$ cat design/flow/constraint.sdc
create_clock -name core_clock -period 8.47 [get_ports {clk}]
set_input_delay 1.6940 -clock core_clock [delete_from_list [all_inputs] [get_ports {clk}]]
set_output_delay 1.6940 -clock core_clock [all_outputs]
set_load 0.01 [all_outputs]
$ cat design/flow/run.sh
#!/bin/bash
# the make line also repeats each setting of config.mk as NAME=value (left out here)
make -C /OpenROAD-flow-scripts/flow DESIGN_CONFIG=/design/flow/config.mk WORK_HOME=/design/flow/orfs CLKGATE_MAP_FILE= finish
$ cat design/flow/config.mk
export PLATFORM = sky130hd
export DESIGN_NAME = top_processor
export DESIGN_NICKNAME = top_processor
export VERILOG_FILES = /design/flow/design.v
export SDC_FILE = /design/flow/constraint.sdc
export NUM_CORES = 4
export LEC_CHECK = 0
export ABC_AREA = 1
export CAP_MARGIN = 25
export CELL_PAD_IN_SITES_DETAIL_PLACEMENT = 2
export CORE_ASPECT_RATIO = 1.82
export CORE_MARGIN = 2
export CORE_UTILIZATION = 58
export CTS_CLUSTER_SIZE = 45
export GPL_TIMING_DRIVEN = 0
export MAX_ROUTING_LAYER = met5
export MIN_ROUTING_LAYER = met2
export PLACE_DENSITY = 0.6
export SETUP_SLACK_MARGIN = -0.65
export SLEW_MARGIN = 0
export TNS_END_PERCENT = 95
$ cat design/flow/design.v
module add_op(input [31:0] A, input [31:0] B, output [31:0] result);
    assign result = A + B;
endmodule
module sub_op(input [31:0] A, input [31:0] B, output [31:0] result);
    assign result = A - B;
endmodule
module and_op(input [31:0] A, input [31:0] B, output [31:0] result);
    assign result = A & B;
endmodule
module or_op(input [31:0] A, input [31:0] B, output [31:0] result);
    assign result = A | B;
endmodule
module xor_op(input [31:0] A, input [31:0] B, output [31:0] result);
    assign result = A ^ B;
endmodule
module nor_op(input [31:0] A, input [31:0] B, output [31:0] result);
    assign result = ~(A | B);
endmodule
module not_op(input [31:0] A, output [31:0] result);
    assign result = ~A;
endmodule
module sll_op(input [31:0] A, input [31:0] B, output [31:0] result);
    assign result = A << B;
endmodule
module srl_op(input [31:0] A, input [31:0] B, output [31:0] result);
    assign result = A >> B;
endmodule
module sra_op(input [31:0] A, input [31:0] B, output [31:0] result);
    assign result = A >> B;
endmodule
module inc_op(input [31:0] A, output [31:0] result);
    assign result = A + 4;
endmodule
module dec_op(input [31:0] A, output [31:0] result);
    assign result = A - 4;
endmodule
module slt_op(input [31:0] A, input [31:0] B, output [31:0] result);
    assign result = (A < B) ? 32'b1 : 32'b0;
endmodule
module sgt_op(input [31:0] A, input [31:0] B, output [31:0] result);
    assign result = (A > B) ? 32'b1 : 32'b0;
endmodule
module lui_op(input [31:0] B, output [31:0] result);
    assign result = {B[15:0], 16'b0};
endmodule
module alu(
    input [31:0] A,
    input [31:0] B,
    input [3:0] opcode,
    output [31:0] result
);
    wire [31:0] add_result;
    wire [31:0] sub_result;
    wire [31:0] and_result;
    wire [31:0] or_result;
    wire [31:0] xor_result;
    wire [31:0] nor_result;
    wire [31:0] not_result;
    wire [31:0] sll_result;
    wire [31:0] srl_result;
    wire [31:0] sra_result;
    wire [31:0] inc_result;
    wire [31:0] dec_result;
    wire [31:0] slt_result;
    wire [31:0] sgt_result;
    wire [31:0] lui_result;
    add_op add(A, B, add_result);
    sub_op sub(A, B, sub_result);
    and_op and_gate(A, B, and_result);
    or_op or_gate(A, B, or_result);
    xor_op xor_gate(A, B, xor_result);
    nor_op nor_gate(A, B, nor_result);
    not_op not_gate(A, not_result);
    sll_op sll(A, B,sll_result);
    srl_op srl(A, B,srl_result);
    sra_op sra(A, B,sra_result);
    inc_op inc(A,  inc_result);
    dec_op dec(A, dec_result);
    slt_op slt(A, B, slt_result);
    sgt_op sgt(A, B, sgt_result);
    lui_op lui(B, lui_result);
    assign result = (opcode == 4'b0000) ? add_result : 
                    (opcode == 4'b0001) ? sub_result :
                    (opcode == 4'b0010) ? and_result :
                    (opcode == 4'b0011) ? or_result :
                    (opcode == 4'b0100) ? xor_result :
                    (opcode == 4'b0101) ? nor_result :
                    (opcode == 4'b0110) ? not_result :
                    (opcode == 4'b0111) ? sll_result :
                    (opcode == 4'b1000) ? srl_result :
                    (opcode == 4'b1001) ? sra_result :
                    (opcode == 4'b1010) ? inc_result :
                    (opcode == 4'b1011) ? dec_result :
                    (opcode == 4'b1100) ? slt_result :
                    (opcode == 4'b1101) ? sgt_result :
                    (opcode == 4'b1110) ? lui_result : 32'b0;
endmodule
module register_bank(
    input clk,
    input rst,
    input [3:0] read_reg1,
    input [3:0] read_reg2,
    input [3:0] write_reg,
    input [31:0] write_data,
    input write_enable,
    output reg [31:0] data_out1,
    output reg [31:0] data_out2,
    output [15:0] output_display
);
    reg [31:0] registers [15:0];  
    reg [15:0] out_display_reg;
    integer i;
    always @(posedge clk or posedge rst) begin
        if (rst) begin
            for (i = 0; i < 16; i = i + 1)
                registers[i] <= (i == 0 || i == 15) ? 32'd0 : i * 10;
        end else if (write_enable) begin
            registers[write_reg] <= write_data;  
        end
    end
    always @(*) begin
        data_out1 = registers[read_reg1];
        data_out2 = registers[read_reg2];
    end
    always @(posedge clk) begin
        out_display_reg <= registers[write_reg][15:0];  
    end
    assign output_display = out_display_reg;
endmodule
module top_processor(
    input clk,
    input rst,
    input [3:0] rx,      
    input [3:0] ry,      
    input [3:0] rz,      
    input [3:0] op,      
    input write_en,      
    output [31:0] result_out   
);
    wire [31:0] operand1;
    wire [31:0] operand2;
    wire [31:0] alu_result;
    reg [31:0] result_reg;
    always @(posedge clk or posedge rst) begin
        if (rst)
            result_reg <= 32'b0;
        else
            result_reg <= alu_result;
    end
    register_bank reg_bank(
        .clk(clk),
        .rst(rst),
        .read_reg1(ry),
        .read_reg2(rz),
        .write_reg(rx),
        .write_data(alu_result),
        .write_enable(write_en),
        .data_out1(operand1),
        .data_out2(operand2),
        .output_display()
    );
    alu alu_unit(
        .A(operand1),
        .B(operand2),
        .opcode(op),
        .result(alu_result)
    );
    assign result_out = result_reg;
endmodule
==> flow_summary.json, run 1 <==
{
  "run_status": "did not finish",
  "lastStage": "detailed placement (3_5_place_dp)",
  "error": "[ERROR DPL-0033] detailed placement checks failed during check placement.",
  "synthArstFlopShare_pct": 100,
  "mux_area_share_pct": 0,
  "synth-simple-area-share_pct": 47.6,
  "ys_ff": 544,
  "portBuffers": 49,
  "coreArea_um2": 69800,
  "ys_cells": 6715,
  "postSynthCellCount": 6715,
  "routabilityCongestion": 1.68,
  "fp_util_pct": 58.4,
  "rows": 131,
  "top_cell": "nand2_1",
  "ys_area_um2": 40700,
  "top_cell_area_share_pct": 30.8,
  "edf_count": 0,
  "die_w_um": 200,
  "aoi_share_pct": 7.79,
  "top_cells_by_area": "dfrtp_1 31%, nand2_1 30%, nand3_1 7.6%",
  "avgSynthCellArea_um2": 6.07,
  "syn_area_um2": 40700,
  "synth_seq_share_pct": 33.5,
  "xor_share_pct": 0.774,
  "dieHeight_um": 362,
  "top_area_cell": "dfrtp_1",
  "yosys_warnings": 3,
  "ys_types": 57,
  "synth.logic.top_family": "simple AND/OR/NAND/NOR gates",
  "dieArea_um2": 72500,
  "fa_ha_area_share_pct": 2.76,
  "ff_type": "dfrtp_1",
  "syn-num-nets": 6824,
  "num_io_pins": 51,
  "top_cells_by_count": "3285 x nand2_1, 615 x nand3_1, 562 x nor2_1, 501 x dfrtp_1, 407 x inv_1"
}
-- metrics by stage --
stage             area, µm²  worst slack [ns]  std cells
global placement      42400             -4.39       7695
floorplan             40800            -0.589       6715
==> run 2, diff against run 1 <==
- ABC_AREA: 1 -> 0
- CAP_MARGIN: 25 -> 20
- CELL_PAD_IN_SITES_DETAIL_PLACEMENT: 2 -> unset
- CELL_PAD_IN_SITES_GLOBAL_PLACEMENT: unset -> 1
- CORE_ASPECT_RATIO: 1.82 -> 0.76
- CORE_UTILIZATION: 58 -> 52
- CTS_CLUSTER_SIZE: 45 -> unset
- GPL_TIMING_DRIVEN: 0 -> unset
- MAX_ROUTING_LAYER: met5 -> met4
- MIN_ROUTING_LAYER: met2 -> unset
- PLACE_DENSITY: 0.6 -> 0.47
- SETUP_SLACK_MARGIN: -0.65 -> -0.2
- SLEW_MARGIN: 0 -> 15
- TNS_END_PERCENT: 95 -> 5
- clock period: 8.47 -> 4.43 ns (I/O delays scaled with it)
==> run 2 against run 1 <==
Effect of this change:
- now fails the layout checks on setup timing
- die size grew 14%
- synthesized area increased by 2.5%
- synthesized cell count fell by 28%
==> flow_summary.json, run 2 <==
{
  "run_status": "finished with violations",
  "check-failures": "setup timing",
  "comb_area_um2": 26800,
  "pg_seq_mw": 8.95,
  "num_io_pins": 51,
  "dieHeight_um": 251,
  "top_cells_by_count": "501 x dfrtp_1, 448 x nand2_1, 391 x nor2_1, 338 x o21ai_0, 314 x a21oi_1",
  "critPathBufInv": 5,
  "fa_ha_area_share_pct": 2.69,
  "dieArea_um2": 82700,
  "synthArstFlopShare_pct": 100,
  "coreArea_um2": 79500,
  "top_area_cell": "dfrtp_1",
  "hold_viol_final": 0,
  "portBuffers": 50,
  "rows": 90,
  "cp-end-kind": "flip-flop",
  "ff_type": "dfrtp_1",
  "cp_cell_sequence": "buf_4 -> buf_12 -> buf_8 -> or2_4 -> a21oi_1 -> nor4_2 -> a31oi_4 -> ha_4 -> or3_4 -> or4_4 -> or3_4 -> nor4_4 -> o21ai_4 -> a31oi_4 -> o21ai_2 -> and3_4 -> o32ai_2 -> nand4_1 -> buf_12 -> buf_12 -> mux2_4",
  "fin_crit_sh_pct": 124,
  "worst-path-stages": 21,
  "clk_pin_slew_worst_paths_ns": 0.07,
  "clk_path_buf_depth": 3,
  "drt-total-wl_um": 247000,
  "vdd_drop_max_mv": 0.594,
  "grt_pass1_wl_um": 342000,
  "top_cell": "dfrtp_1",
  "antenna_found_initial": 32,
  "slew_violations": 0,
  "xor_share_pct": 1.11,
  "pwr-share-clk_pct": 13.8,
  "avgViaCountPerCell": 7.33,
  "worst_r2r_endpoint": "reg_bank.registers[4][30]",
  "syn_area_um2": 41800,
  "clock-root-buffer": "clkbuf_16",
  "n_fill_cell": 6310,
  "mux_area_share_pct": 13.0,
  "postSynthCellCount": 4842,
  "syn_to_final_growth_pct": 37.4,
  "routabilityCongestion": 1.32,
  "ys_ff": 544,
  "combPwrFrac_pct": 61.1,
  "switching_share_pct": 45.4,
  "startpoint": "rz[2]",
  "die_w_um": 329,
  "htreeDepth": 2,
  "combinationalPower_mw": 21.9,
  "r2r_slack_ns": -0.94,
  "worst_path_max_delay_cell": "or4_4",
  "top_power_group": "combinational logic",
  "hp-start": "reg_bank.registers[1][23]",
  "numCtsBuffers": 51,
  "overflow": 0,
  "rsz0062_at_grt": "true",
  "wire_per_inst_um": 34.8,
  "totalPowerFinal_mw": 35.7,
  "critPathKind": "input port to flip-flop",
  "ys_cells": 4842,
  "crit_path_frequent_cell": "buf_12",
  "cts_hold_buf": 0,
  "power_frac_seq_pct": 25.0,
  "fin_nets": 6064,
  "final_antenna_net_count": 0,
  "syn-num-nets": 4951,
  "clk-power_mw": 4.95,
  "p_per_area_nw_per_um2": 622,
  "fin_skew_ns": 0.0401,
  "finalNonFillerCells": 7109,
  "fin_util_pct": 72.2,
  "internal-power_mw": 19.5,
  "crit_arrival_ns": 5.98,
  "crit_path_max_incr_delay_ns": 0.51,
  "max-slew-margin-rel_pct": 20.4,
  "dp_worst_setup_slack_ns": -2.06,
  "drc": 0,
  "worstPathMaxFanout": 11,
  "r2r_cells": 19,
  "setup_tns_ns": -385.73,
  "ys_types": 119,
  "endpoint": "reg_bank.registers[4][30]",
  "synth-simple-area-share_pct": 18.2,
  "tightestPinTransition_ns": 1.19,
  "crit_family": "simple AND/OR/NAND/NOR gates",
  "firstDrtPassIters": 14,
  "top_cells_by_area": "dfrtp_1 30%, mux2_2 7.9%, mux2i_1 4.0%",
  "edf_count": 0,
  "whs_path_depth": 2,
  "yosys_warnings": 3,
  "warnings": 89,
  "clock-sinks": 544,
  "clock_latency_ns": 0.65,
  "aoi_share_pct": 25.1,
  "synth_seq_share_pct": 32.7,
  "layout_setup_ws_ns": -1.05,
  "dr_total_vias": 52100,
  "grt_pass1_vias": 46900,
  "whs_endpoint": "reg_bank.registers[1][23]",
  "synth.logic.top_family": "AND-OR/OR-AND gates",
  "ys_area_um2": 41800,
  "fmax_ghz": 0.183,
  "grt_max_degree": 118,
  "fp_util_pct": 52.6,
  "cts_tree": "done",
  "top_cell_area_share_pct": 30.0,
  "dp_hpwl_um": 183000,
  "regArea_um2": 13700,
  "setup_violations": 544,
  "avgSynthCellArea_um2": 8.63,
  "cp.required_ns": 4.93,
  "cellLeakagePower_nw": 25.4,
  "min_period_ns": 5.48,
  "drt_iter0_drc": 11500,
  "hold_class": "flip-flop to flip-flop",
  "grt_usage_pct": 59.1,
  "power_switching_mw": 16.2,
  "crit-reg2reg-launch": "reg_bank.registers[4][12]",
  "dpl.cell_count": 6905,
  "crit_path_start_kind": "input port",
  "max_cap_violations": 0
}
==> run 2: what timing repair did <==
action	CTS	global route
gates resized	178	240
pin swaps	29	82
cloned	3	4
setup endpoints to repair	544	544
setup buffers	26	29
==> run 2: through the flow <==
| step | cell area, µm² | hold WS (ns) |
|---|---|---|
| 3_3_place_gp | 53000 | 0.474 |
| 5_1_grt | 57400 | 0.513 |
| 2_1_floorplan | 41800 | 0.456 |
| 4_1_cts | 55900 | 0.494 |
| 6_report | 57400 | 0.486 |
| 3_5_place_dp | 53000 | 0.478 |
==> run 2: final cells by class <==
type                            count  share of cell area (%)
Tap cell                         1058                    2.31
Inverter                          139                   0.939
Timing Repair Buffer             1518                    23.0
Clock buffer                       66                    2.44
Antenna cell                       53                   0.231
Clock inverter                     30                   0.702
Sequential cell                   544                    23.8
Multi-Input combinational cell   3701                    46.6
==> run 2: routing by layer <==
layer / track usage (%) / part of all wire, % / vias to the layer above / wire (µm)
met1: 76.3 / 37 / 24900 / 92100
met3: 37.4 / 21 / 1459 / 51100
met5: - / 0 / - / 0
met2: 69.1 / 35 / 5405 / 85800
met4: 28.9 / 7.3 / 0 / 18100
li1: - / - / 20400 / -
==> run 3, diff against run 2 <==
- ABC_AREA: 0 -> unset
- CELL_PAD_IN_SITES_GLOBAL_PLACEMENT: 1 -> unset
- CORE_ASPECT_RATIO: 0.76 -> unset
- CORE_UTILIZATION: 52 -> 28
- MAX_ROUTING_LAYER: met4 -> unset
- PLACE_DENSITY: 0.47 -> unset
- SETUP_SLACK_MARGIN: -0.2 -> unset
- SLEW_MARGIN: 15 -> 20
- TNS_END_PERCENT: 5 -> unset
- clock period: 4.43 -> 7.97 ns (I/O delays scaled with it)
==> run 3 against run 2 <==
Effect of this change:
- now clean on timing, DRC and antenna
- via count decreased by 15%
- sequential cell count stayed put
- synthesized cell count did not move
- non-clock buffer count down 1032
- count of clock-buffer cells in the layout down 3
- first-iteration DRC count shrank 41%
- synthesized area stayed put
- wire length fell by 2.9%
- power shrank 53%
- critical path type unchanged
- critical endpoint is now reg_bank.registers[3][29]
- largest power group unchanged
- highest routed layer is now met5
==> flow_summary.json, run 3 <==
{
  "routabilityCongestion": 1.04,
  "combinationalPower_mw": 8.71,
  "cp_cell_sequence": "buf_4 -> buf_12 -> and2_1 -> and3_1 -> a211o_1 -> o32ai_4 -> inv_2 -> buf_4 -> a21oi_1 -> o311ai_0 -> nand4_1 -> a31oi_1 -> o41ai_2 -> o211ai_1 -> o22ai_2 -> buf_12 -> o21ai_0",
  "clock-sinks": 544,
  "r2r_slack_ns": 2.08,
  "syn_area_um2": 41800,
  "top_cell_area_share_pct": 30.0,
  "use_met1_pct": 40.2,
  "dieHeight_um": 390,
  "overflow": 0,
  "critPathKind": "input port to flip-flop",
  "yosys_warnings": 3,
  "critPathBufInv": 5,
  "min_period_ns": 7.52,
  "p_per_area_nw_per_um2": 350,
  "fp_util_pct": 28.2,
  "dpl.cell_count": 6799,
  "crit_path_max_incr_delay_ns": 0.78,
  "mux_area_share_pct": 13.0,
  "ys_types": 119,
  "max_cap_violations": 0,
  "firstDrtPassIters": 7,
  "startpoint": "rz[1]",
  "crit_family": "AND-OR/OR-AND gates",
  "worst_path_max_delay_cell": "o41ai_2",
  "grt_pass1_wl_um": 332000,
  "drt-total-wl_um": 240000,
  "avgSynthCellArea_um2": 8.63,
  "wire_per_inst_um": 34.7,
  "clk-power_mw": 2.88,
  "hold_class": "flip-flop to flip-flop",
  "internal-power_mw": 8.79,
  "power_frac_seq_pct": 31.2,
  "grt_max_degree": 168,
  "worstPathMaxFanout": 34,
  "max-slew-margin-rel_pct": 15.7,
  "vdd_drop_max_mv": 0.263,
  "cts_resized": 0,
  "worst-path-stages": 17,
  "final_antenna_net_count": 0,
  "switching_share_pct": 47.8,
  "clock-root-buffer": "clkbuf_16",
  "ys_cells": 4842,
  "fin_nets": 5035,
  "ys_area_um2": 41800,
  "postSynthCellCount": 4842,
  "cts_hold_buf": 0,
  "portBuffers": 50,
  "drt_iter0_drc": 6730,
  "setup_tns_ns": 0,
  "grt_usage_pct": 30.5,
  "top_area_cell": "dfrtp_1",
  "num_io_pins": 51,
  "htreeDepth": 2,
  "clk_pin_slew_worst_paths_ns": 0.06,
  "hold_viol_final": 0,
  "dp_hpwl_um": 176000,
  "top_cell": "dfrtp_1",
  "top_power_group": "combinational logic",
  "syn_to_final_growth_pct": 15.2,
  "xor_share_pct": 1.11,
  "ys_ff": 544,
  "power_switching_mw": 8.06,
  "rsz0062_at_grt": "false",
  "ff_type": "dfrtp_1",
  "hp-start": "reg_bank.registers[11][5]",
  "clock_latency_ns": 0.70,
  "run_status": "complete, no violations",
  "top_cells_by_area": "dfrtp_1 30%, mux2_2 7.9%, mux2i_1 4.0%",
  "cp.required_ns": 8.46,
  "endpoint": "reg_bank.registers[3][29]",
  "met2_usage_pct": 45.7,
  "aoi_share_pct": 25.1,
  "pg_seq_mw": 5.26,
  "r2r_cells": 14,
  "worst_r2r_endpoint": "reg_bank.registers[3][29]",
  "finalNonFillerCells": 6912,
  "avgViaCountPerCell": 6.40,
  "n_fill_cell": 15500,
  "coreArea_um2": 148000,
  "synth-simple-area-share_pct": 18.2,
  "fin_crit_sh_pct": 94.3,
  "top_usage_layer": "met2",
  "fin_skew_ns": 0.0518,
  "setup_violations": 0,
  "cellLeakagePower_nw": 19.6,
  "grt_util_met3_pct": 6.88,
  "clk_path_buf_depth": 3,
  "grt_pass1_vias": 41200,
  "edf_count": 0,
  "crit_arrival_ns": 8.01,
  "warnings": 97,
  "top_cells_by_count": "501 x dfrtp_1, 448 x nand2_1, 391 x nor2_1, 338 x o21ai_0, 314 x a21oi_1",
  "fa_ha_area_share_pct": 2.69,
  "crit_path_start_kind": "input port",
  "antenna_found_initial": 14,
  "dr_total_vias": 44200,
  "synth.logic.top_family": "AND-OR/OR-AND gates",
  "fmax_ghz": 0.133,
  "pwr-share-clk_pct": 17.1,
  "drc": 0,
  "combPwrFrac_pct": 51.7,
  "synth_seq_share_pct": 32.7,
  "slew_violations": 0,
  "numCtsBuffers": 54,
  "postCtsSetupRepairBufs": 0,
  "crit-reg2reg-launch": "reg_bank.registers[15][2]",
  "die_w_um": 390,
  "cp-end-kind": "flip-flop",
  "synthArstFlopShare_pct": 100,
  "whs_endpoint": "reg_bank.registers[11][5]",
  "rows": 141,
  "syn-num-nets": 4951,
  "dieArea_um2": 152000,
  "whs_path_depth": 2,
  "cts_tree": "done",
  "tightestPinTransition_ns": 1.26
}
==> run 3: area by class of cell <==
| cell class | instances | area, µm² | share of cell area [%] |
|---|---|---|---|
| clock inverters | 39 | 505 | 1.05 |
| diodes | 10 | 25.0 | 0.0520 |
| repair buffers | 486 | 4230 | 8.78 |
| flip-flops and latches | 544 | 13700 | 28.4 |
| multi-input cells | 3701 | 25300 | 52.6 |
| well taps | 1930 | 2410 | 5.02 |
| inverters | 139 | 526 | 1.09 |
| clock buffers | 63 | 1440 | 2.98 |
==> run 3: layer usage <==
| layer | wire length [µm] | share of wire, % | up-vias |
|---|---|---|---|
| li1 | - | - | 18200 |
| met1 | 95400 | 40 | 21900 |
| met2 | 101000 | 42 | 3292 |
| met3 | 26000 | 11 | 830 |
| met4 | 17000 | 7.1 | 14 |
| met5 | 115 | 0.048 | - |
==> run 3: through the flow <==
step                      total power [mW]  utilization (%)  instance area [µm²]  setup slack, ns  hold slack [ns]
after floorplan                       9.51                -                41800           -0.989            0.456
after global placement                13.6             31.2                46100            0.210            0.474
after detailed placement              13.6             31.2                46100            0.331            0.485
after CTS                             16.5             32.5                48100            0.974            0.496
after global routing                  17.5             32.5                48100            0.614            0.522
final                                 16.9             32.5                48100            0.453            0.497
==> run 4, diff against run 3 <==
- CORE_UTILIZATION: 28 -> 51
- CTS_CLUSTER_SIZE: unset -> 95
- clock period: 7.97 -> 5.7 ns (I/O delays scaled with it)
==> run 4 against run 3 <==
Effect of this change:
- now fails the layout checks on setup timing
- design area rose by 16%
- highest routed layer unchanged
- largest power group unchanged
- global-route usage rose by 26 points
- sequential cell count did not move
- first-iteration DRC count rose by 47%
- final cell count fell by 0.20%
- register-to-register slack got worse by 1.7 ns
==> flow_summary.json, run 4 <==
{
  "grt_pass1_wl_um": 346000,
  "top_cell": "dfrtp_1",
  "synth.logic.top_family": "AND-OR/OR-AND gates",
  "grt_pass1_vias": 46800,
  "clk_pin_slew_worst_paths_ns": 0.06,
  "drt_iter0_drc": 9886,
  "syn_to_final_growth_pct": 33.6,
  "whs_path_depth": 2,
  "setup_violations": 58,
  "fmax_ghz": 0.172,
  "final_antenna_net_count": 0,
  "worst_r2r_endpoint": "reg_bank.registers[4][30]",
  "avgViaCountPerCell": 7.34,
  "comb_area_um2": 26300,
  "slew_violations": 0,
  "hp-start": "reg_bank.registers[1][23]",
  "coreArea_um2": 80800,
  "routabilityCongestion": 1.18,
  "htreeDepth": 2,
  "max-slew-margin-rel_pct": 18.3,
  "ys_area_um2": 41800,
  "grt_max_degree": 157,
  "top_cells_by_area": "dfrtp_1 30%, mux2_2 7.9%, mux2i_1 4.0%",
  "crit_path_start_kind": "input port",
  "ys_cells": 4842,
  "cp.required_ns": 6.23,
  "whs_endpoint": "reg_bank.registers[1][23]",
  "cp-end-kind": "flip-flop",
  "endpoint": "reg_bank.registers[4][30]",
  "dr_total_vias": 50600,
  "clock-sinks": 544,
  "startpoint": "ry[2]",
  "crit_path_frequent_cell": "buf_4",
  "die_w_um": 290,
  "p_per_area_nw_per_um2": 488,
  "crit-reg2reg-launch": "reg_bank.registers[11][12]",
  "worst_path_max_delay_cell": "a31oi_4",
  "crit_family": "AND-OR/OR-AND gates",
  "critPathKind": "input port to flip-flop",
  "edf_count": 0,
  "mux_area_share_pct": 13.0,
  "run_status": "finished with violations",
  "clk_path_buf_depth": 3,
  "internal-power_mw": 14.6,
  "worst-path-stages": 21,
  "power_switching_mw": 12.6,
  "overflow": 0,
  "dp_hpwl_um": 188000,
  "syn-num-nets": 4951,
  "hold_ws_ns": 0.489,
  "power_frac_seq_pct": 27.3,
  "hold_viol_final": 0,
  "drc": 0,
  "synthArstFlopShare_pct": 100,
  "grt_usage_pct": 56.9,
  "num_io_pins": 51,
  "firstDrtPassIters": 12,
  "warnings": 87,
  "r2r_slack_ns": 0.41,
  "cts_tree": "done",
  "xor_share_pct": 1.11,
  "top_cell_area_share_pct": 30.0,
  "portBuffers": 50,
  "yosys_warnings": 3,
  "top_cells_by_count": "501 x dfrtp_1, 448 x nand2_1, 391 x nor2_1, 338 x o21ai_0, 314 x a21oi_1",
  "synth_seq_share_pct": 32.7,
  "critPathBufInv": 8,
  "n_fill_cell": 6290,
  "tightestPinTransition_ns": 1.22,
  "cellLeakagePower_nw": 24.4,
  "ys_ff": 544,
  "hold_class": "flip-flop to flip-flop",
  "r2r_cells": 19,
  "pg_seq_mw": 7.44,
  "min_period_ns": 5.80,
  "top_area_cell": "dfrtp_1",
  "fin_skew_ns": 0.0410,
  "dp_worst_setup_slack_ns": -1.27,
  "synth-simple-area-share_pct": 18.2,
  "regArea_um2": 13700,
  "crit_arrival_ns": 6.33,
  "postSynthCellCount": 4842,
  "top_power_group": "combinational logic",
  "numCtsBuffers": 57,
  "wire_per_inst_um": 36.4,
  "cp_cell_sequence": "buf_16 -> buf_4 -> nor2_1 -> buf_4 -> a22oi_1 -> o22a_1 -> a31oi_4 -> buf_4 -> nand4_2 -> buf_4 -> or3_1 -> buf_4 -> nor4_2 -> mux2i_1 -> a221oi_1 -> a21boi_0 -> a31oi_1 -> nand4_1 -> buf_6 -> buf_12 -> mux2_4",
  "ys_types": 119,
  "fin_nets": 5879,
  "dieArea_um2": 84200,
  "clk-power_mw": 4.17,
  "fin_crit_sh_pct": 102,
  "fa_ha_area_share_pct": 2.69,
  "totalPowerFinal_mw": 27.2,
  "drt-total-wl_um": 251000,
  "crit_path_max_incr_delay_ns": 0.44,
  "max_cap_violations": 0,
  "aoi_share_pct": 25.1,
  "fin_util_pct": 69.1,
  "ff_type": "dfrtp_1",
  "clock-root-buffer": "clkbuf_16",
  "fp_util_pct": 51.7,
  "combPwrFrac_pct": 57.3,
  "avgSynthCellArea_um2": 8.63,
  "setup_tns_ns": -2.67,
  "layout_setup_ws_ns": -0.0993,
  "worstPathMaxFanout": 12,
  "dieHeight_um": 290,
  "vdd_drop_max_mv": 0.557,
  "check-failures": "setup timing",
  "antenna_found_initial": 13,
  "switching_share_pct": 46.2,
  "clock_latency_ns": 0.68,
  "pwr-share-clk_pct": 15.3,
  "syn_area_um2": 41800,
  "rows": 104,
  "combinationalPower_mw": 15.6
}
[run 4: final cells by class]
type,count,share of cell area (%)
antenna,19,0.0852
clock buffer,75,2.86
clock inverter,33,0.818
inverter,139,0.952
multi-input combinational,3701,47.2
sequential,544,24.5
tap,1060,2.38
timing repair buffer,1327,21.3
[run 4: stage by stage]
stage | instance area [µm²] | cells
after detailed placement | 52000 | 6719
after global placement | 51900 | 6717
final | 55800 | 6898
after CTS | 54500 | 6838
after floorplan | 42500 | 4842
after global routing | 55800 | 6881
[run 4: metal layers]
layer  GRT usage, %  vias up  share of wire [%]
met5          0.851        -               0.12
met4           35.4       14                8.5
met3           32.5     1382                 19
met2           72.0     5234                 36
met1           73.0    24100                 36
li1               -    19900                  -
[run 4: repair_timing]
item                                    CTS  global route
endpoints found under the setup margin  344           314
hold buffers                              0             0
resized                                  72           170
buffers inserted                          9            36
pin swaps                                15            37
gates cloned                              2             8
==> run 5, diff against run 4 <==
- CORE_UTILIZATION: 51 -> 66
- CTS_CLUSTER_SIZE: 95 -> unset
- SETUP_SLACK_MARGIN: unset -> 1.32
- clock period: 5.7 -> 5.29 ns (I/O delays scaled with it)
==> run 5 against run 4 <==
Effect of this change:
- the flow now stops in global routing (5_1_grt)
- synthesized area unchanged
- die size decreased by 22%
- synthesized cell count stayed put
==> flow_summary.json, run 5 <==
{
  "num_io_pins": 51,
  "ys_cells": 4842,
  "coreArea_um2": 62900,
  "dp_hpwl_um": 163000,
  "xor_share_pct": 1.11,
  "overflow": 26,
  "ys_types": 119,
  "top_cells_by_area": "dfrtp_1 30%, mux2_2 7.9%, mux2i_1 4.0%",
  "portBuffers": 50,
  "error": "[ERROR GRT-0232] Routing congestion too high. Check the congestion heatmap in the GUI.",
  "routabilityCongestion": 1.37,
  "clk_path_buf_depth": 3,
  "rows": 92,
  "dieArea_um2": 65300,
  "yosys_warnings": 3,
  "ys_ff": 544,
  "synth_seq_share_pct": 32.7,
  "cts_hold_buf": 0,
  "edf_count": 0,
  "synth-simple-area-share_pct": 18.2,
  "avgSynthCellArea_um2": 8.63,
  "fa_ha_area_share_pct": 2.69,
  "syn-num-nets": 4951,
  "fp_util_pct": 66.5,
  "placed_cell_area_um2": 51700,
  "clock-root-buffer": "clkbuf_16",
  "top_cell_area_share_pct": 30.0,
  "syn_area_um2": 41800,
  "htreeDepth": 2,
  "aoi_share_pct": 25.1,
  "dpl.cell_count": 6471,
  "top_cells_by_count": "501 x dfrtp_1, 448 x nand2_1, 391 x nor2_1, 338 x o21ai_0, 314 x a21oi_1",
  "ff_type": "dfrtp_1",
  "numCtsBuffers": 55,
  "top_area_cell": "dfrtp_1",
  "mux_area_share_pct": 13.0,
  "dieHeight_um": 256,
  "top_cell": "dfrtp_1",
  "synth.logic.top_family": "AND-OR/OR-AND gates",
  "run_status": "did not finish",
  "lastStage": "global routing (5_1_grt)",
  "postSynthCellCount": 4842,
  "clock-sinks": 544,
  "die_w_um": 256,
  "grt_usage_pct": 77.8,
  "synthArstFlopShare_pct": 100,
  "ys_area_um2": 41800
}
-- run 5: metrics by stage --
stage / setup slack [ns] / utilization (%)
after CTS: 0.0612 / 87.1
after detailed placement: -1.18 / 82.3
after floorplan: -3.13 / -
after global placement: -1.21 / 82.2
-- run 5: per-layer routing --
layer  GRT overflow  global-route usage [%]
met1              1                    82.5
met2              7                    90.7
met3              2                    65.0
met4             16                    66.8
met5              0                    42.0
-- run 5: timing repair --
item,in CTS
pin swaps,42
gates resized,211
hold endpoints to repair,0
cloned,1
setup buffers,6
setup endpoints to repair,544
==> run 6, diff against run 5 <==
- MAX_ROUTING_LAYER: unset -> met4
- SETUP_SLACK_MARGIN: 1.32 -> 1.76
- clock period: 5.29 -> 6.31 ns (I/O delays scaled with it)
==> run 6 against run 5 <==
Effect of this change:
- the run again fails in global routing (5_1_grt)
- synthesized area unchanged
- synthesized cell count unchanged
- die size unchanged
==> flow_summary.json, run 6 <==
{
  "ys_ff": 544,
  "dieArea_um2": 65300,
  "aoi_share_pct": 25.1,
  "fp_util_pct": 66.5,
  "htreeDepth": 2,
  "synth_seq_share_pct": 32.7,
  "clock-sinks": 544,
  "num_io_pins": 51,
  "edf_count": 0,
  "ys_types": 119,
  "routabilityCongestion": 1.35,
  "postSynthCellCount": 4842,
  "top_area_cell": "dfrtp_1",
  "fa_ha_area_share_pct": 2.69,
  "syn-num-nets": 4951,
  "top_cell_area_share_pct": 30.0,
  "grt_usage_pct": 82.8,
  "rows": 92,
  "clock-root-buffer": "clkbuf_16",
  "avgSynthCellArea_um2": 8.63,
  "ys_area_um2": 41800,
  "dp_worst_setup_slack_ns": -0.283,
  "lastStage": "global routing (5_1_grt)",
  "die_w_um": 256,
  "numCtsBuffers": 53,
  "top_cell": "dfrtp_1",
  "synthArstFlopShare_pct": 100,
  "ys_cells": 4842,
  "top_cells_by_count": "501 x dfrtp_1, 448 x nand2_1, 391 x nor2_1, 338 x o21ai_0, 314 x a21oi_1",
  "run_status": "did not finish",
  "mux_area_share_pct": 13.0,
  "ff_type": "dfrtp_1",
  "xor_share_pct": 1.11,
  "syn_area_um2": 41800,
  "error": "[ERROR GRT-0232] Routing congestion too high. Check the congestion heatmap in the GUI.",
  "synth-simple-area-share_pct": 18.2,
  "synth.logic.top_family": "AND-OR/OR-AND gates",
  "dieHeight_um": 256,
  "coreArea_um2": 62900,
  "top_cells_by_area": "dfrtp_1 30%, mux2_2 7.9%, mux2i_1 4.0%",
  "overflow": 11,
  "placed_cell_area_um2": 47200,
  "dp_hpwl_um": 153000,
  "clk_path_buf_depth": 3,
  "yosys_warnings": 3,
  "portBuffers": 50
}
run 6: what timing repair did:
action | 4_1_cts
pin swaps | 144
setup endpoints to repair | 544
cloned | 39
hold buffers | 0
setup buffers | 148
resized | 693
endpoints found under the hold margin | 0
run 6: through the flow:
| stage | instances | setup TNS, ns | hold slack [ns] |
|---|---|---|---|
| 2_1_floorplan | 4842 | -1171.60 | 0.456 |
| 3_3_place_gp | 5947 | -35.50 | 0.473 |
| 3_5_place_dp | 5948 | -29.19 | 0.482 |
| 4_1_cts | 6235 | 0 | 0.477 |
run 6: routing by layer:
metal  GRT usage (%)  GRT overflow
met1            85.7             2
met2            91.3             4
met3            73.3             1
met4            72.3             4
met5               -             -
==> run 7, diff against run 6 <==
- ABC_AREA: unset -> 0
- CELL_PAD_IN_SITES_GLOBAL_PLACEMENT: unset -> 1
- CORE_ASPECT_RATIO: unset -> 0.76
- CORE_UTILIZATION: 66 -> 58
- SETUP_SLACK_MARGIN: 1.76 -> 1.93
- SLEW_MARGIN: 20 -> 15
- clock period: 6.31 -> 11.0 ns (I/O delays scaled with it)
==> run 7 against run 6 <==
Effect of this change:
- now fails the layout checks on capacitance limit
- synthesized cell count unchanged
- synthesized area unchanged
- die size increased by 14%
==> flow_summary.json, run 7 <==
{
  "run_status": "finished with violations",
  "check-failures": "capacitance limit",
  "fin_skew_ns": 0.0368,
  "crit-reg2reg-launch": "reg_bank.registers[4][12]",
  "crit_family": "AND-OR/OR-AND gates",
  "antenna_found_initial": 23,
  "fa_ha_area_share_pct": 2.69,
  "ys_ff": 544,
  "endpoint": "reg_bank.registers[8][5]",
  "hp-start": "reg_bank.registers[10][5]",
  "whs_endpoint": "reg_bank.registers[10][5]",
  "synth_seq_share_pct": 32.7,
  "htreeDepth": 2,
  "aoi_share_pct": 25.1,
  "num_io_pins": 51,
  "crit_path_max_incr_delay_ns": 1.18,
  "max-slew-margin-rel_pct": 1.86,
  "top_cell": "dfrtp_1",
  "worst_path_max_delay_cell": "a211oi_1",
  "coreArea_um2": 71000,
  "cp-end-kind": "flip-flop",
  "grt_pass1_wl_um": 305000,
  "synth-simple-area-share_pct": 18.2,
  "cp_cell_sequence": "buf_4 -> buf_4 -> nand3b_1 -> o221ai_1 -> o22a_2 -> inv_2 -> buf_12 -> mux2i_1 -> buf_4 -> and2_1 -> o32a_1 -> nor2_1 -> a211oi_1 -> o2111ai_1 -> o22ai_1 -> o21a_1 -> buf_4 -> o21ai_0",
  "synthArstFlopShare_pct": 100,
  "drt_iter0_drc": 11000,
  "grt_pass1_vias": 40700,
  "top_cells_by_count": "501 x dfrtp_1, 448 x nand2_1, 391 x nor2_1, 338 x o21ai_0, 314 x a21oi_1",
  "xor_share_pct": 1.11,
  "setup_tns_ns": 0,
  "firstDrtPassIters": 17,
  "tightestPinTransition_ns": 1.46,
  "postSynthCellCount": 4842,
  "combPwrFrac_pct": 51.4,
  "crit_path_frequent_cell": "buf_4",
  "syn_area_um2": 41800,
  "numCtsBuffers": 48,
  "cp.required_ns": 11.45,
  "critPathBufInv": 6,
  "pwr-share-clk_pct": 15.8,
  "fin_crit_sh_pct": 83.8,
  "pg_seq_mw": 3.81,
  "avgViaCountPerCell": 8.03,
  "r2r_slack_ns": 4.47,
  "rows": 85,
  "top_cells_by_area": "dfrtp_1 30%, mux2_2 7.9%, mux2i_1 4.0%",
  "ys_types": 119,
  "syn_to_final_growth_pct": 6.52,
  "critPathKind": "input port to flip-flop",
  "combinationalPower_mw": 5.97,
  "hold_class": "flip-flop to flip-flop",
  "fmax_ghz": 0.108,
  "slew_violations": 0,
  "totalPowerFinal_mw": 11.6,
  "fp_util_pct": 58.8,
  "vdd_drop_max_mv": 0.239,
  "clock_latency_ns": 0.63,
  "setup_violations": 0,
  "cts_tree": "done",
  "switching_share_pct": 49.9,
  "dieArea_um2": 74200,
  "wire_per_inst_um": 38.3,
  "worstPathMaxFanout": 65,
  "warnings": 90,
  "clk-power_mw": 1.84,
  "yosys_warnings": 3,
  "mux_area_share_pct": 13.0,
  "worst-path-stages": 18,
  "cellLeakagePower_nw": 18.1,
  "grt_max_degree": 171,
  "overflow": 0,
  "die_w_um": 312,
  "cts_hold_buf": 0,
  "clk_pin_slew_worst_paths_ns": 0.07,
  "whs_path_depth": 2,
  "ys_cells": 4842,
  "startpoint": "rz[2]",
  "grt_usage_pct": 58.7,
  "clock-root-buffer": "clkbuf_16",
  "routabilityCongestion": 1.22,
  "crit_arrival_ns": 9.67,
  "clk_path_buf_depth": 3,
  "hold_viol_final": 0,
  "drt-total-wl_um": 219000,
  "final_antenna_net_count": 0,
  "r2r_cells": 18,
  "portBuffers": 50,
  "fin_util_pct": 62.7,
  "top_power_group": "combinational logic",
  "drc": 0,
  "syn-num-nets": 4951,
  "ys_area_um2": 41800,
  "dr_total_vias": 45800,
  "p_per_area_nw_per_um2": 261,
  "internal-power_mw": 5.82,
  "edf_count": 0,
  "clock-sinks": 544,
  "max_cap_violations": 1,
  "power_switching_mw": 5.80,
  "top_cell_area_share_pct": 30.0,
  "worst_r2r_endpoint": "reg_bank.registers[2][0]",
  "dp_hpwl_um": 156000,
  "fin_nets": 4786,
  "dieHeight_um": 238,
  "rsz0062_at_grt": "false",
  "top_area_cell": "dfrtp_1",
  "synth.logic.top_family": "AND-OR/OR-AND gates",
  "crit_path_start_kind": "input port",
  "power_frac_seq_pct": 32.8,
  "min_period_ns": 9.22,
  "ff_type": "dfrtp_1",
  "avgSynthCellArea_um2": 8.63
}
-- run 7: stage by stage --
| step | instance area [µm²] | hold slack (ns) | instances | worst slack [ns] |
|---|---|---|---|---|
| after floorplan | 41800 | 0.456 | 4842 | 1.44 |
| after global placement | 42600 | 0.469 | 5575 | 1.61 |
| after detailed placement | 42600 | 0.487 | 5577 | 1.53 |
| after CTS | 44300 | 0.498 | 5665 | 2.11 |
| after global routing | 44500 | 0.522 | 5700 | 1.99 |
| final | 44500 | 0.500 | 5709 | 1.78 |
-- run 7: repair_timing --
action / CTS / global route
buffers inserted: 0 / 1
endpoints found under the setup margin: 0 / 151
resized: 0 / 9
-- run 7: routing by layer --
layer  global-route usage [%]  share of wire, %  wire, µm
met1                     76.1                38     82700
met2                     66.9                34     74800
met3                     39.8                21     46700
met4                     27.4               6.6     14400
met5                        -                 0         0
-- run 7: area by class of cell --
class                   instances  area (µm²)
diodes                         37        92.6
clock buffers                  66        1380
repair buffers                243        2020
inverters                     139         526
clock inverters                22         268
flip-flops and latches        544       13700
well taps                     957        1200
fillers                      6257       26500
multi-input cells            3701       25400
==> run 8, diff against run 7 <==
- ABC_AREA: 0 -> unset
- CELL_PAD_IN_SITES_GLOBAL_PLACEMENT: 1 -> 2
- CORE_ASPECT_RATIO: 0.76 -> unset
- CORE_UTILIZATION: 58 -> 49
- CTS_CLUSTER_DIAMETER: unset -> 124
- GPL_TIMING_DRIVEN: unset -> 0
- SETUP_SLACK_MARGIN: 1.93 -> 0.59
- clock period: 11.0 -> 5.35 ns (I/O delays scaled with it)
==> run 8 against run 7 <==
Effect of this change:
- the run now fails in global routing (5_1_grt)
- synthesized area is the same
- synthesized cell count is the same
- die size grew 18%
==> flow_summary.json, run 8 <==
{
  "ys_ff": 544,
  "top_cells_by_area": "dfrtp_1 30%, mux2_2 7.9%, mux2i_1 4.0%",
  "syn_area_um2": 41800,
  "run_status": "did not finish",
  "dp_hpwl_um": 205000,
  "placed_cell_area_um2": 45800,
  "yosys_warnings": 3,
  "synth-simple-area-share_pct": 18.2,
  "dieHeight_um": 296,
  "top_cell": "dfrtp_1",
  "synth_seq_share_pct": 32.7,
  "postSynthCellCount": 4842,
  "rows": 107,
  "ff_type": "dfrtp_1",
  "htreeDepth": 2,
  "top_cell_area_share_pct": 30.0,
  "top_cells_by_count": "501 x dfrtp_1, 448 x nand2_1, 391 x nor2_1, 338 x o21ai_0, 314 x a21oi_1",
  "top_area_cell": "dfrtp_1",
  "clk_path_buf_depth": 3,
  "edf_count": 0,
  "dp_worst_setup_slack_ns": -4.70,
  "avgSynthCellArea_um2": 8.63,
  "lastStage": "global routing (5_1_grt)",
  "portBuffers": 45,
  "synth.logic.top_family": "AND-OR/OR-AND gates",
  "aoi_share_pct": 25.1,
  "error": "[ERROR DRT-9419] Inst _4990_ not found in insts_set_",
  "coreArea_um2": 84900,
  "numCtsBuffers": 53,
  "xor_share_pct": 1.11,
  "syn-num-nets": 4951,
  "routabilityCongestion": 1.39,
  "mux_area_share_pct": 13.0,
  "die_w_um": 296,
  "synthArstFlopShare_pct": 100,
  "ys_area_um2": 41800,
  "ys_cells": 4842,
  "fp_util_pct": 49.2,
  "dieArea_um2": 87600,
  "clock-root-buffer": "clkbuf_16",
  "ys_types": 119,
  "fa_ha_area_share_pct": 2.69,
  "clock-sinks": 544,
  "num_io_pins": 51
}
-- run 8: through the flow --
step | cells | utilization (%)
4_1_cts | 6437 | 62.9
3_5_place_dp | 6073 | 53.9
3_3_place_gp | 6031 | 53.0
2_1_floorplan | 4842 | -
-- run 8: what timing repair did --
| item | 4_1_cts |
|---|---|
| hold buffers | 0 |
| resized | 872 |
| gates cloned | 12 |
| setup endpoints to repair | 544 |
| setup buffers | 256 |
| pin swaps | 119 |
==> run 9, diff against run 8 <==
- CELL_PAD_IN_SITES_GLOBAL_PLACEMENT: 2 -> unset
- CORE_UTILIZATION: 49 -> 66
- CTS_CLUSTER_DIAMETER: 124 -> 353
- CTS_CLUSTER_SIZE: unset -> 46
- GPL_TIMING_DRIVEN: 0 -> unset
- MAX_ROUTING_LAYER: met4 -> unset
- SETUP_SLACK_MARGIN: 0.59 -> unset
- SLEW_MARGIN: 15 -> 20
- TNS_END_PERCENT: unset -> 5
- clock period: 5.35 -> 5.26 ns (I/O delays scaled with it)
==> run 9 against run 8 <==
Effect of this change:
- the flow again stops in global routing (5_1_grt)
- die size is 25% lower
- synthesized cell count stayed put
- synthesized area unchanged
==> flow_summary.json, run 9 <==
{
  "mux_area_share_pct": 13.0,
  "top_area_cell": "dfrtp_1",
  "top_cells_by_area": "dfrtp_1 30%, mux2_2 7.9%, mux2i_1 4.0%",
  "synth_seq_share_pct": 32.7,
  "fp_util_pct": 66.5,
  "dp_worst_setup_slack_ns": -1.57,
  "dpl.cell_count": 6414,
  "fa_ha_area_share_pct": 2.69,
  "routabilityCongestion": 1.29,
  "portBuffers": 50,
  "rows": 92,
  "coreArea_um2": 62900,
  "num_io_pins": 51,
  "lastStage": "global routing (5_1_grt)",
  "die_w_um": 256,
  "ys_cells": 4842,
  "syn_area_um2": 41800,
  "synthArstFlopShare_pct": 100,
  "ff_type": "dfrtp_1",
  "clock-root-buffer": "clkbuf_16",
  "top_cells_by_count": "501 x dfrtp_1, 448 x nand2_1, 391 x nor2_1, 338 x o21ai_0, 314 x a21oi_1",
  "run_status": "did not finish",
  "top_cell_area_share_pct": 30.0,
  "synth.logic.top_family": "AND-OR/OR-AND gates",
  "error": "[ERROR GRT-0232] Routing congestion too high. Check the congestion heatmap in the GUI.",
  "clk_path_buf_depth": 3,
  "aoi_share_pct": 25.1,
  "ys_ff": 544,
  "numCtsBuffers": 15,
  "synth-simple-area-share_pct": 18.2,
  "yosys_warnings": 3,
  "clock-sinks": 544,
  "dieHeight_um": 256,
  "edf_count": 0,
  "grt_usage_pct": 76.0,
  "xor_share_pct": 1.11,
  "dieArea_um2": 65300,
  "htreeDepth": 1,
  "overflow": 1,
  "top_cell": "dfrtp_1",
  "ys_area_um2": 41800,
  "postSynthCellCount": 4842,
  "syn-num-nets": 4951,
  "dp_hpwl_um": 163000,
  "ys_types": 119,
  "avgSynthCellArea_um2": 8.63
}
==> run 9: repair_timing <==
action / CTS
buffers inserted: 19
cloned: 6
pin swaps: 31
setup endpoints to repair: 542
gates resized: 180
hold buffers: 0
endpoints found under the hold margin: 0
==> run 9: per-stage QoR <==
stage | cell area (µm²) | TNS [ns]
detailed placement | 50300 | -539.15
global placement | 50200 | -491.65
floorplan | 41800 | -2007.04
CTS | 51800 | -4.80
==> run 9: routing by layer <==
layer	track usage, %	GRT overflow
met5	39.5	0
met4	62.5	1
met3	65.4	0
met2	87.7	0
met1	81.5	0
==> run 10, diff against run 9 <==
- CORE_UTILIZATION: 66 -> 47
- CTS_CLUSTER_DIAMETER: 353 -> unset
- CTS_CLUSTER_SIZE: 46 -> unset
- SETUP_SLACK_MARGIN: unset -> 1.16
- TNS_END_PERCENT: 5 -> unset
- clock period: 5.26 -> 4.73 ns (I/O delays scaled with it)
==> run 10 against run 9 <==
Effect of this change:
- now fails the layout checks on setup timing
- die size up 40%
- synthesized area unchanged
- synthesized cell count unchanged
==> flow_summary.json, run 10 <==
{
  "cellLeakagePower_nw": 26.8,
  "max-slew-margin-rel_pct": 19.7,
  "drc": 0,
  "tightestPinTransition_ns": 1.20,
  "coreArea_um2": 88200,
  "r2r_slack_ns": -0.59,
  "hold_ws_ns": 0.494,
  "layout_setup_ws_ns": -0.759,
  "critPathKind": "input port to flip-flop",
  "postSynthCellCount": 4842,
  "worst_r2r_endpoint": "reg_bank.registers[5][28]",
  "vdd_drop_max_mv": 0.576,
  "run_status": "finished with violations",
  "aoi_share_pct": 25.1,
  "worst-path-stages": 22,
  "ys_types": 119,
  "grt_pass1_wl_um": 366000,
  "overflow": 0,
  "rsz0062_at_grt": "true",
  "r2r_cells": 20,
  "fp_util_pct": 47.4,
  "top_power_group": "combinational logic",
  "switching_share_pct": 45.5,
  "grt_usage_pct": 56.6,
  "ys_ff": 544,
  "routabilityCongestion": 1.17,
  "mux_area_share_pct": 13.0,
  "top_cells_by_area": "dfrtp_1 30%, mux2_2 7.9%, mux2i_1 4.0%",
  "clock_latency_ns": 0.68,
  "cp.required_ns": 5.25,
  "crit_arrival_ns": 6.01,
  "clk-power_mw": 4.98,
  "synth-simple-area-share_pct": 18.2,
  "cp-end-kind": "flip-flop",
  "clk_pin_slew_worst_paths_ns": 0.07,
  "hold_class": "flip-flop to flip-flop",
  "fin_skew_ns": 0.0323,
  "fa_ha_area_share_pct": 2.69,
  "numCtsBuffers": 56,
  "syn-num-nets": 4951,
  "syn_area_um2": 41800,
  "n_fill_cell": 6877,
  "firstDrtPassIters": 13,
  "portBuffers": 50,
  "top_cell_area_share_pct": 30.0,
  "fmax_ghz": 0.182,
  "cp_cell_sequence": "buf_16 -> buf_4 -> nor2_1 -> a221oi_1 -> nor3_1 -> o22a_2 -> buf_12 -> ha_4 -> or3_4 -> or4_4 -> or3_4 -> nor4_4 -> o21ai_2 -> a31oi_2 -> buf_4 -> nor2_4 -> buf_6 -> a311o_1 -> a31oi_1 -> o311a_4 -> clkbuf_16 -> o21ai_2",
  "clock-sinks": 544,
  "hp-start": "reg_bank.registers[10][5]",
  "finish.instance_area_um2": 61000,
  "top_cell": "dfrtp_1",
  "grt_max_degree": 90,
  "clk_path_buf_depth": 3,
  "clock-root-buffer": "clkbuf_16",
  "syn_to_final_growth_pct": 45.9,
  "synth_seq_share_pct": 32.7,
  "min_period_ns": 5.49,
  "die_w_um": 302,
  "htreeDepth": 2,
  "avgSynthCellArea_um2": 8.63,
  "xor_share_pct": 1.11,
  "cts_hold_buf": 0,
  "cts_tree": "done",
  "ff_type": "dfrtp_1",
  "power_switching_mw": 16.5,
  "pg_seq_mw": 8.68,
  "dieArea_um2": 91300,
  "hold_viol_final": 0,
  "final_antenna_net_count": 0,
  "totalPowerFinal_mw": 36.3,
  "num_io_pins": 51,
  "p_per_area_nw_per_um2": 596,
  "fin_crit_sh_pct": 116,
  "setup_violations": 544,
  "worst_path_max_delay_cell": "nor2_1",
  "top_area_cell": "dfrtp_1",
  "ys_cells": 4842,
  "dr_total_vias": 52600,
  "synth.logic.top_family": "AND-OR/OR-AND gates",
  "wire_per_inst_um": 37.0,
  "dp_hpwl_um": 200000,
  "combinationalPower_mw": 22.7,
  "drt_iter0_drc": 10100,
  "internal-power_mw": 19.8,
  "whs_path_depth": 2,
  "worstPathMaxFanout": 8,
  "slew_violations": 0,
  "drt-total-wl_um": 271000,
  "edf_count": 0,
  "crit-reg2reg-launch": "reg_bank.registers[14][12]",
  "antenna_found_initial": 14,
  "fin_nets": 6221,
  "startpoint": "ry[2]",
  "warnings": 84,
  "combPwrFrac_pct": 62.4,
  "pwr-share-clk_pct": 13.7,
  "top_cells_by_count": "501 x dfrtp_1, 448 x nand2_1, 391 x nor2_1, 338 x o21ai_0, 314 x a21oi_1",
  "max_cap_violations": 0,
  "crit_path_max_incr_delay_ns": 0.46,
  "endpoint": "reg_bank.registers[5][28]",
  "dieHeight_um": 302,
  "whs_endpoint": "reg_bank.registers[10][5]",
  "avgViaCountPerCell": 7.17,
  "rows": 109,
  "critPathBufInv": 6,
  "synthArstFlopShare_pct": 100,
  "grt_pass1_vias": 48100,
  "crit_path_start_kind": "input port",
  "placed_cell_area_um2": 54300,
  "check-failures": "setup timing",
  "ys_area_um2": 41800,
  "yosys_warnings": 3,
  "crit_family": "simple AND/OR/NAND/NOR gates",
  "power_frac_seq_pct": 23.9
}
run 10: layout make-up:
cell class	instances	area, µm²	area share [%]
diodes	11	27.5	0.0452
clock buffers	76	1550	2.54
clock inverters	30	440	0.723
inverters	139	544	0.893
multi-input cells	3701	28100	46.1
flip-flops and latches	544	13700	22.4
well taps	1165	1460	2.39
repair buffers	1670	15200	24.9
run 10: through the flow:
stage / setup slack, ns / instances / util (%) / setup TNS, ns
after CTS: -0.527 / 7246 / 66.7 / -99.78
after detailed placement: -1.95 / 7058 / 61.5 / -785.92
after global placement: -2.17 / 7057 / 61.5 / -800.95
final: -0.759 / 7336 / 69.1 / -225.12
after floorplan: -3.58 / 4842 / - / -2146.47
after global routing: -0.673 / 7325 / 69.0 / -204.62
run 10: metal layers:
| metal | up-vias | GRT usage, % | share of wire (%) |
|---|---|---|---|
| met3 | 1485 | 31.4 | 18 |
| met5 | - | 4.40 | 0.25 |
| met4 | 28 | 33.7 | 8.5 |
| met1 | 25200 | 73.1 | 37 |
| li1 | 20600 | - | - |
| met2 | 5251 | 72.3 | 36 |
run 10: repair_timing:
action / in CTS / in global routing
setup endpoints to repair: 544 / 544
setup buffers: 69 / 66
gates cloned: 13 / 12
hold endpoints to repair: 0 / 0
gates resized: 370 / 266
pin swaps: 76 / 78
==> run 11, diff against run 10 <==
- ABC_AREA: unset -> 0
- CELL_PAD_IN_SITES_GLOBAL_PLACEMENT: unset -> 0
- CORE_ASPECT_RATIO: unset -> 0.76
- CORE_UTILIZATION: 47 -> 66
- MAX_ROUTING_LAYER: unset -> met4
- SETUP_SLACK_MARGIN: 1.16 -> 1.93
- SLEW_MARGIN: 20 -> 15
- clock period: 4.73 -> 6.46 ns (I/O delays scaled with it)
==> run 11 against run 10 <==
Effect of this change:
- the flow now stops in global routing (5_1_grt)
- die size down 28%
- synthesized area unchanged
- synthesized cell count unchanged
==> flow_summary.json, run 11 <==
{
  "run_status": "did not finish",
  "coreArea_um2": 62700,
  "postSynthCellCount": 4842,
  "ff_type": "dfrtp_1",
  "placed_cell_area_um2": 47200,
  "synth.logic.top_family": "AND-OR/OR-AND gates",
  "avgSynthCellArea_um2": 8.63,
  "mux_area_share_pct": 13.0,
  "xor_share_pct": 1.11,
  "rows": 80,
  "synthArstFlopShare_pct": 100,
  "syn_area_um2": 41800,
  "die_w_um": 293,
  "dieHeight_um": 223,
  "overflow": 1,
  "num_io_pins": 51,
  "fa_ha_area_share_pct": 2.69,
  "top_cells_by_count": "501 x dfrtp_1, 448 x nand2_1, 391 x nor2_1, 338 x o21ai_0, 314 x a21oi_1",
  "top_area_cell": "dfrtp_1",
  "dp_hpwl_um": 159000,
  "clk_path_buf_depth": 3,
  "dp_worst_setup_slack_ns": -0.246,
  "numCtsBuffers": 47,
  "top_cell_area_share_pct": 30.0,
  "lastStage": "global routing (5_1_grt)",
  "top_cell": "dfrtp_1",
  "portBuffers": 50,
  "dieArea_um2": 65400,
  "htreeDepth": 2,
  "synth_seq_share_pct": 32.7,
  "cts_hold_buf": 0,
  "ys_types": 119,
  "dpl.cell_count": 5934,
  "aoi_share_pct": 25.1,
  "top_cells_by_area": "dfrtp_1 30%, mux2_2 7.9%, mux2i_1 4.0%",
  "edf_count": 0,
  "ys_area_um2": 41800,
  "grt_usage_pct": 73.1,
  "clock-sinks": 544,
  "ys_ff": 544,
  "ys_cells": 4842,
  "yosys_warnings": 3,
  "fp_util_pct": 66.7,
  "clock-root-buffer": "clkbuf_16",
  "error": "[ERROR GRT-0232] Routing congestion too high. Check the congestion heatmap in the GUI.",
  "synth-simple-area-share_pct": 18.2,
  "routabilityCongestion": 1.51,
  "syn-num-nets": 4951
}
## run 11: per-layer routing
metal  overflow  track usage, %
met1          0            82.3
met2          0            82.3
met3          1            60.0
met4          0            51.4
met5          -               -
## run 11: through the flow
stage                     util [%]  hold WS (ns)
after floorplan                  -         0.456
after global placement        75.4         0.470
after detailed placement      75.4         0.492
after CTS                     82.7         0.508
## run 11: what timing repair did
action	4_1_cts
pin swaps	61
setup endpoints to repair	544
gates cloned	29
gates resized	370
setup buffers	94
==> run 12, diff against run 11 <==
- ABC_AREA: 0 -> 1
- CELL_PAD_IN_SITES_GLOBAL_PLACEMENT: 0 -> unset
- CORE_ASPECT_RATIO: 0.76 -> unset
- CORE_UTILIZATION: 66 -> 72
- MAX_ROUTING_LAYER: met4 -> unset
- SETUP_SLACK_MARGIN: 1.93 -> unset
- SLEW_MARGIN: 15 -> 20
- clock period: 6.46 -> 4.53 ns (I/O delays scaled with it)
==> run 12 against run 11 <==
Effect of this change:
- the run fails in clock tree synthesis (4_1_cts)
- synthesized cell count is 39% higher
- die size is 10% lower
- synthesized area is 2.5% lower
==> flow_summary.json, run 12 <==
{
  "run_status": "did not finish",
  "top_cells_by_area": "dfrtp_1 31%, nand2_1 30%, nand3_1 7.6%",
  "top_area_cell": "dfrtp_1",
  "coreArea_um2": 56200,
  "routabilityCongestion": 1.28,
  "yosys_warnings": 3,
  "top_cell_area_share_pct": 30.8,
  "rows": 87,
  "postSynthCellCount": 6715,
  "syn-num-nets": 6824,
  "top_cells_by_count": "3285 x nand2_1, 615 x nand3_1, 562 x nor2_1, 501 x dfrtp_1, 407 x inv_1",
  "top_cell": "nand2_1",
  "placed_cell_area_um2": 49700,
  "lastStage": "clock tree synthesis (4_1_cts)",
  "ff_type": "dfrtp_1",
  "edf_count": 0,
  "ys_ff": 544,
  "mux_area_share_pct": 0,
  "synth.logic.top_family": "simple AND/OR/NAND/NOR gates",
  "error": "[ERROR DPL-0033] detailed placement checks failed during check placement.",
  "ys_cells": 6715,
  "dp_hpwl_um": 150000,
  "dieArea_um2": 58500,
  "dieHeight_um": 242,
  "synth_seq_share_pct": 33.5,
  "avgSynthCellArea_um2": 6.07,
  "fp_util_pct": 72.5,
  "synthArstFlopShare_pct": 100,
  "aoi_share_pct": 7.79,
  "portBuffers": 50,
  "die_w_um": 242,
  "ys_area_um2": 40700,
  "xor_share_pct": 0.774,
  "fa_ha_area_share_pct": 2.76,
  "ys_types": 57,
  "syn_area_um2": 40700,
  "num_io_pins": 51,
  "synth-simple-area-share_pct": 47.6
}
[run 12: per-stage QoR]
stage / cells / worst slack (ns) / power, mW / util, %
floorplan: 6715 / -3.74 / 13.8 / -
global placement: 8162 / -1.26 / 19.8 / 88.6
detailed placement: 8162 / -1.46 / 20.3 / 88.6
==> run 13, diff against run 12 <==
- ABC_AREA: 1 -> unset
- CTS_CLUSTER_DIAMETER: unset -> 400
- CTS_CLUSTER_SIZE: unset -> 100
- PLACE_DENSITY: unset -> 0.36
- clock period: 4.53 -> 5.1 ns (I/O delays scaled with it)
==> run 13 against run 12 <==
Effect of this change:
- the flow stops in global routing (5_1_grt)
- die size up 2.5%
- synthesized cell count shrank 28%
- synthesized area rose by 2.5%
==> flow_summary.json, run 13 <==
{
  "ys_cells": 4842,
  "numCtsBuffers": 9,
  "ys_area_um2": 41800,
  "synth_seq_share_pct": 32.7,
  "dp_hpwl_um": 169000,
  "clock-root-buffer": "clkbuf_16",
  "overflow": 1269,
  "error": "[ERROR GRT-0116] Global routing finished with congestion. Check the congestion regions in the DRC Viewer.",
  "rows": 88,
  "synth.logic.top_family": "AND-OR/OR-AND gates",
  "postSynthCellCount": 4842,
  "ff_type": "dfrtp_1",
  "top_cells_by_area": "dfrtp_1 30%, mux2_2 7.9%, mux2i_1 4.0%",
  "dieArea_um2": 60000,
  "num_io_pins": 51,
  "htreeDepth": 1,
  "routabilityCongestion": 1.37,
  "fa_ha_area_share_pct": 2.69,
  "clk_path_buf_depth": 3,
  "yosys_warnings": 3,
  "top_cells_by_count": "501 x dfrtp_1, 448 x nand2_1, 391 x nor2_1, 338 x o21ai_0, 314 x a21oi_1",
  "fp_util_pct": 72.6,
  "synth-simple-area-share_pct": 18.2,
  "ys_types": 119,
  "avgSynthCellArea_um2": 8.63,
  "die_w_um": 245,
  "grt_usage_pct": 91.5,
  "top_cell": "dfrtp_1",
  "run_status": "did not finish",
  "aoi_share_pct": 25.1,
  "syn-num-nets": 4951,
  "xor_share_pct": 1.11,
  "top_cell_area_share_pct": 30.0,
  "synthArstFlopShare_pct": 100,
  "clock-sinks": 544,
  "coreArea_um2": 57600,
  "top_area_cell": "dfrtp_1",
  "syn_area_um2": 41800,
  "mux_area_share_pct": 13.0,
  "ys_ff": 544,
  "portBuffers": 50,
  "lastStage": "global routing (5_1_grt)",
  "dieHeight_um": 245,
  "edf_count": 0
}
run 13: per-stage QoR:
stage	worst slack, ns	instances	setup TNS (ns)	area, µm²	hold WS, ns
detailed placement	-1.61	6379	-439.84	51700	0.487
global placement	-1.36	6379	-372.11	51700	0.477
CTS	-0.231	6435	-10.57	53500	0.518
floorplan	-3.28	4842	-1848.88	43200	0.456
run 13: metal layers:
layer | GRT usage [%] | GRT overflow
met3 | 83.4 | 142
met2 | 101 | 595
met4 | 89.3 | 408
met1 | 91.6 | 107
met5 | 67.8 | 17
run 13: what timing repair did:
item                       4_1_cts
hold buffers                     0
setup endpoints to repair      261
cloned                           9
resized                        243
setup buffers                   40
pin swaps                       59
==> run 14, diff against run 13 <==
- ABC_AREA: unset -> 0
- CELL_PAD_IN_SITES_GLOBAL_PLACEMENT: unset -> 0
- CORE_ASPECT_RATIO: unset -> 0.76
- CORE_UTILIZATION: 72 -> 66
- CTS_CLUSTER_DIAMETER: 400 -> 360
- CTS_CLUSTER_SIZE: 100 -> 44
- MAX_ROUTING_LAYER: unset -> met4
- PLACE_DENSITY: 0.36 -> unset
- SETUP_SLACK_MARGIN: unset -> 1.93
- SLEW_MARGIN: 20 -> 15
- clock period: 5.1 -> 6.46 ns (I/O delays scaled with it)
==> run 14 against run 13 <==
Effect of this change:
- die size rose by 9.0%
- the run again fails in global routing (5_1_grt)
- synthesized cell count did not move
- synthesized area did not move
==> flow_summary.json, run 14 <==
{
  "yosys_warnings": 3,
  "top_cell_area_share_pct": 30.0,
  "edf_count": 0,
  "ys_types": 119,
  "top_area_cell": "dfrtp_1",
  "lastStage": "global routing (5_1_grt)",
  "ys_cells": 4842,
  "dieHeight_um": 223,
  "dp_worst_setup_slack_ns": -0.246,
  "clock-root-buffer": "clkbuf_16",
  "synthArstFlopShare_pct": 100,
  "syn_area_um2": 41800,
  "dieArea_um2": 65400,
  "ys_ff": 544,
  "dp_hpwl_um": 159000,
  "error": "[ERROR GRT-0232] Routing congestion too high. Check the congestion heatmap in the GUI.",
  "fa_ha_area_share_pct": 2.69,
  "routabilityCongestion": 1.51,
  "avgSynthCellArea_um2": 8.63,
  "synth_seq_share_pct": 32.7,
  "dpl.cell_count": 5934,
  "die_w_um": 293,
  "xor_share_pct": 1.11,
  "synth.logic.top_family": "AND-OR/OR-AND gates",
  "fp_util_pct": 66.7,
  "placed_cell_area_um2": 47200,
  "numCtsBuffers": 16,
  "top_cells_by_count": "501 x dfrtp_1, 448 x nand2_1, 391 x nor2_1, 338 x o21ai_0, 314 x a21oi_1",
  "clock-sinks": 544,
  "ys_area_um2": 41800,
  "syn-num-nets": 4951,
  "clk_path_buf_depth": 3,
  "synth-simple-area-share_pct": 18.2,
  "num_io_pins": 51,
  "mux_area_share_pct": 13.0,
  "run_status": "did not finish",
  "top_cells_by_area": "dfrtp_1 30%, mux2_2 7.9%, mux2i_1 4.0%",
  "rows": 80,
  "top_cell": "dfrtp_1",
  "postSynthCellCount": 4842,
  "cts_hold_buf": 0,
  "aoi_share_pct": 25.1,
  "portBuffers": 50,
  "htreeDepth": 1,
  "overflow": 6,
  "ff_type": "dfrtp_1",
  "coreArea_um2": 62700,
  "grt_usage_pct": 81.6
}
[run 14: per-stage QoR]
stage / utilization [%] / power (mW)
4_1_cts: 82.0 / 20.1
3_5_place_dp: 75.4 / 17.0
3_3_place_gp: 75.4 / 16.8
2_1_floorplan: - / 12.1
[run 14: routing by layer]
metal	GRT usage, %	GRT overflow
met5	-	-
met4	67.1	0
met3	72.5	5
met2	89.9	1
met1	86.2	0
[run 14: what timing repair did]
item                       4_1_cts
cloned                          36
resized                        438
pin swaps                       72
setup endpoints to repair      544
buffers inserted               107
Power figures rest on the tool's default switching activity, not on a simulated workload.
